==> 06-15: inputs <==
==> flow/design.v <==
module converter_ascii_number (
	input [7:0] ascii_in,
	output[7:0] number_out);
	assign number_out = ascii_in;
endmodule
module operator_converter (
	input [7:0] in,
	output [7:0] out
);
localparam ADD = 0,
			SUB = 1,
			MULT = 2,
			DIV = 3;
assign out = (in == 8'd20) ? ADD : (in == 8'd21) ? SUB : (in == 8'd22) ? MULT : DIV;
endmodule
module convert_to_number
(
	input [7:0] num0,
	input [7:0] num1,
	input [7:0] num2,
	input [1:0] mode,
	output reg [7:0] out
);
always @(*) begin
	if (mode == 2'd0) begin
		out = num0;
	end
	else if (mode == 2'd1) begin
		out = num0*10 + num1;
	end
	else begin
		out = num0*100 + num1*10 + num2;
	end
end
endmodule
module divider (
	input clk,
	output rfd,
	input [7:0] dividend,
	input [7:0] divisor,
	output [7:0] quotient,
	output [7:0] fractional
);
	assign rfd = 1'b1;
	assign quotient = (divisor == 8'd0) ? 8'hFF : dividend / divisor;
	assign fractional = (divisor == 8'd0) ? dividend : dividend % divisor;
endmodule
module stack #(parameter size = 100)(
	input rst,
	input clk,
	input [7:0] data_in,
	input push_en,
	input pop_en,
	output [7:0] data_out,
	output is_empty	
);
	reg [7: 0] mem[size-1:0];
	reg[7:0] sp;
	always @(posedge clk) begin : proc_push
		if (rst)
			sp <= 0;
		else begin
			if (push_en) begin
				mem[sp] <= data_in;
				sp <= sp + 1;
			end
			if (pop_en) begin
					sp <= sp - 1'd1;
			end
		end
	end
	assign is_empty = (sp == 0);
	assign data_out = is_empty ? 8'd0 : mem[sp-1];
endmodule
module datapath (
	input clk,
	input rst,
	input num0_en,
	input num1_en,
	input num2_en,
	input index_cnt,
	input sel,
	input [1:0] mode,
	input operand_push,
	input operand_pop,
	input operator_push,
	input operator_pop,
	input num_clr,
	input result_en,
	input op1_en,
	input op2_en,
	input operator_en,
	output is_operand,
	output is_operator,
	output is_lt,
	output is_empty,
	output is_hash,
	output [7:0] data_out,
	output [7:0] rm,
	output rfd,
	output is_div,
	output op_is_empty,
	input [7:0] rom_data_in,
	output [6:0] rom_addr
);
localparam ADD = 0,
			SUB = 1,
			MULT = 2,
			DIV = 3;
wire [7:0] rom_data;
wire [7:0] converted_operator;
wire [7:0] converted_asci;
wire [7:0] convereted_decimal;
wire [7:0] top_operator;
wire [7:0] top_operand;
wire [7:0] operand_data_in;
wire [7:0] operator_data_in;
wire [7:0] divider_out, fractional;
wire operand_empty;
reg [7:0] num0, num1, num2;
reg [6:0] rom_index;
reg [7:0] result;
reg [7:0] op1, op2;
reg [7:0] operator;
assign rm = op2;
assign op_is_empty = is_empty;
assign rom_data = rom_data_in;
assign rom_addr = rom_index;
converter_ascii_number ascii_converter(rom_data, converted_asci);
convert_to_number decimal_converter(num0, num1, num2, mode, convereted_decimal);
operator_converter operator_converter(rom_data, converted_operator);
stack operands(.rst(rst), .clk(clk), .data_in(operand_data_in), .push_en(operand_push), .pop_en(operand_pop), .data_out(top_operand), .is_empty(operand_empty));
stack operators(.rst(rst), .clk(clk), .data_in(converted_operator), .push_en(operator_push), .pop_en(operator_pop), .data_out(top_operator), .is_empty(is_empty));
divider divider (
	.clk(clk),  
	.rfd(rfd),  
	.dividend(op1),  
	.divisor(op2),  
	.quotient(divider_out),  
	.fractional(fractional)
);  
assign is_div = top_operator == DIV;
assign data_out = top_operand;
assign operand_data_in = sel ? result : convereted_decimal;
assign is_operand = (rom_data >= 0 && rom_data < 10) ? 1 : 0;
assign is_operator = (rom_data >= 20 && rom_data <= 30) ? 1 : 0;
assign is_hash = rom_data == 8'd10;
assign is_lt = is_empty? 0: (converted_operator==ADD && (top_operator==SUB || top_operator==MULT || top_operator==DIV))
 		|| (converted_operator==SUB && (top_operator==MULT || top_operator==DIV)) 
		|| (converted_operator==DIV && (top_operator==MULT || top_operator==DIV));
always @(posedge clk) begin
	if (rst || num_clr) begin
		num0 <= 0;
		num1 <= 0;
		num2 <= 0;
	end
	else if (num0_en)
		num0 <= rom_data;
	else if (num1_en)
		num1 <= rom_data;
	else if (num2_en)
		num2 <= rom_data;
end
always @(posedge clk) begin
	if (rst) begin
		op1 <= 0;
		op2 <= 0;
	end
	else if (op1_en)
		op1 <= top_operand;
	else if (op2_en)
		op2 <= top_operand; 
end
always @(posedge clk) begin
	if (rst)
		operator <= 0;
	else if (operator_en)
		operator <= top_operator;
end
always @(posedge clk) begin
	if (rst)
		rom_index <= 0;
	else if (index_cnt)
		rom_index <= rom_index + 1;
end
always @(*) begin
	result = 0;
	begin
		if (operator == ADD) result = op1 + op2;
		else if (operator == SUB) result = op1 - op2;
		else if (operator == MULT) result = op1 * op2;
		else if (operator == DIV) result = divider_out;
	end
end
endmodule
module controller(
	input clk,
	input rst,
	input start,
	input is_operand,
	input is_operator,
	input is_lt,
	input is_empty,
	input is_hash,
	input is_div,
	input op_is_empty,
	output reg num0_en,
	output reg num1_en,
	output reg num2_en,
	output reg index_cnt,
	output reg sel,
	output reg operand_push,
	output reg operator_push,
	output reg operand_pop,
	output reg operator_pop,
	output reg num_clr,
	output reg result_en,
	output reg op1_en,
	output reg op2_en,
	output reg operator_en,
	output [1:0] mode,
	output reg done,
	output reg [4:0] ps
);
reg [4:0] ns, div_count;
reg [1:0] count;
assign mode = count-1;
always @(*) begin
	ns = 5'd0;
	case (ps)
		5'd0: if(start) ns = 1;
			else ns = 0;
		5'd1: if(is_operand) ns = 2;
			  else if(is_hash) ns = 9;
		5'd3: if(is_operator && is_lt==0) ns = 8;
				else if(is_operator && is_lt) ns = 17;
				else if (is_operand) ns=2;
			  else if(is_hash) ns = 9;
		5'd8: ns = 1;
		5'd10: if(op_is_empty) ns = 16;
				else ns = 11;
		5'd14: if(is_div &&  div_count<15 ) ns = 5'd14;
				else ns = 5'd15;
		5'd15: if(op_is_empty) ns = 16;
				else ns = 10;
		5'd16: ns = 16;
		5'd22: if(div_count<15 && is_div) ns = 5'd22;
				else ns = 5'd23;
		5'd24: ns = 1;
		default: ns = ps + 1;
	endcase
end
always @(posedge clk) begin
	if (rst) begin
		ps <= 5'd0;
		div_count <= 0;
	end
	else begin
		ps <= ns;
		if (ps==10)
			div_count <= 0;
		if (is_div && ps>10)
			div_count <= div_count + 1;
		if (ps==2)
			count <= count + 1;
		if (ps==1) begin
			count <= 0;
		end
	end
end
always @(*) begin
	num0_en = 0;
	num1_en = 0;
	num2_en = 0;
	index_cnt = 0;
	sel = 0;
	operand_push = 0;
	operator_push = 0;
	operand_pop = 0;
	operator_pop = 0;
	num_clr = 0;
	result_en = 0;
	op1_en = 0;
	op2_en = 0;
	operator_en = 0;
	done = 0;
	case (ps)
		5'd1:begin
			num_clr = 1;
		end
		5'd2: begin
			if (count==0)
				num0_en = 1;
			else if(count==1)
				num1_en = 1;
			else if (count==2)
				num2_en = 1;
			index_cnt = 1;
		end
		5'd8: begin
			operand_push = 1;
			operator_push = 1;
			index_cnt = 1;
		end
		5'd9: begin
			operand_push = 1;
		end
		5'd10: begin
			op2_en = 1;
			operator_en = 1;
		end
		5'd11: begin
			operand_pop = 1;
		end
		5'd12: begin
			op1_en = 1;
		end
		5'd13: begin
			operand_pop = 1;
		end
		5'd15: begin
			result_en = 1;
			operator_pop = 1;
			sel = 1;
			operand_push = 1;
		end
		5'd16: begin
			done = 1;
		end
		5'd17: begin
			operand_push = 1;
		end
		5'd18: begin
			op2_en = 1;
			operator_en = 1;
		end
		5'd19: begin
			operand_pop = 1;
		end
		5'd20: begin
			op1_en = 1;
		end
		5'd21: begin
			operand_pop = 1;
		end
		5'd23: begin
			operator_pop = 1;
			result_en = 1;
		end
		5'd24: begin
			sel = 1;
			operand_push = 1;
			operator_push = 1;
			index_cnt = 1;
		end
		default:
			sel = 0;
	endcase
end
endmodule
module calculator
(	
	input clk, 
	input rst,
	input start,
	input [7:0] rom_data,
	output [6:0] rom_addr,
	output done,
	output [7:0] result
);
wire is_operand, is_operator, is_lt, is_empty, is_hash,
	num0_en, num1_en, num2_en, index_cnt, sel, operand_push, operator_push,
	operand_pop, operator_pop, num_clr, result_en, op1_en, op2_en, operator_en, rfd, is_div, op_is_empty;
wire [1:0] mode;
wire [7:0] data_out, inx;
wire [4:0] ps;
controller ctrl(clk, rst, start, is_operand, is_operator, is_lt, is_empty, is_hash, is_div, op_is_empty,
				num0_en, num1_en, num2_en, index_cnt, sel, operand_push, operator_push,
				operand_pop, operator_pop, num_clr, result_en, op1_en, op2_en,
				operator_en, mode, done, ps);
datapath dp(clk, rst, num0_en, num1_en, num2_en, index_cnt, sel, mode, operand_push,
			operand_pop, operator_push, operator_pop, num_clr, result_en, op1_en,
			op2_en, operator_en, is_operand, is_operator, is_lt, is_empty, is_hash, data_out, inx, rfd, is_div, op_is_empty,
			rom_data, rom_addr);
assign result = data_out;
endmodule
==> flow/run.sh <==
#!/bin/bash
# the make line also repeats each setting of config.mk as NAME=value (left out here)
make -C /OpenROAD-flow-scripts/flow DESIGN_CONFIG=/design/flow/config.mk WORK_HOME=/design/flow/orfs CLKGATE_MAP_FILE= finish
==> flow/config.mk <==
export PLATFORM = sky130hd
export DESIGN_NAME = calculator
export DESIGN_NICKNAME = calculator
export VERILOG_FILES = /design/flow/design.v
export SDC_FILE = /design/flow/constraint.sdc
export NUM_CORES = 4
export LEC_CHECK = 0
export CAP_MARGIN = 5
export CELL_PAD_IN_SITES_GLOBAL_PLACEMENT = 2
export CORE_MARGIN = 2
export CORE_UTILIZATION = 22
export PLACE_DENSITY_LB_ADDON = 0.15
export SETUP_SLACK_MARGIN = 2.41
export SLEW_MARGIN = 20
==> flow/constraint.sdc <==
create_clock -name core_clock -period 9.8 [get_ports {clk}]
set_input_delay 1.9600 -clock core_clock [delete_from_list [all_inputs] [get_ports {clk}]]
set_output_delay 1.9600 -clock core_clock [all_outputs]
set_load 0.01 [all_outputs]
==> inputs of 09-25, as changes to 06-15 <==
- ABC_AREA: default -> 1
- CAP_MARGIN: 5 -> 20
- CELL_PAD_IN_SITES_GLOBAL_PLACEMENT: 2 -> default
- CORE_UTILIZATION: 22 -> 72
- CTS_CLUSTER_DIAMETER: default -> 313
- CTS_CLUSTER_SIZE: default -> 10
- PLACE_DENSITY: default -> 0.38
- PLACE_DENSITY_LB_ADDON: 0.15 -> default
- SETUP_SLACK_MARGIN: 2.41 -> 1.76
- TNS_END_PERCENT: default -> 5
==> flow/constraint.sdc (replaced) <==
create_clock -name core_clock -period 6.03 [get_ports {clk}]
set_input_delay 1.2060 -clock core_clock [delete_from_list [all_inputs] [get_ports {clk}]]
set_output_delay 1.2060 -clock core_clock [all_outputs]
set_load 0.01 [all_outputs]
==> qor summary <==
| metric | 06-15 | 09-25 |
|---|---|---|
| Relative area of non-clock buffer cells in the final design | 4.27% | 4.09% |
| Die Y | 468 um | 266 um |
| Cell Type Count | 80 | 64 |
| Final setup TNS | -126.49 ns | -628.44 ns |
| Wire length of the first global-routing pass | 200 mm | 191 mm |
| Post-Route Utilization | 26.9% | 80.9% |
| Weighted congestion reported at the end of routability-driven placement | 0.753 | 0.929 |
| Worst Hold Slack | 0.502 ns | 0.473 ns |
| Outcome | finished with violations | finished with violations |
| Layout check failures | setup timing | setup timing |
| Worst-skew pair later-pin latency | 0.79 ns | 0.71 ns |
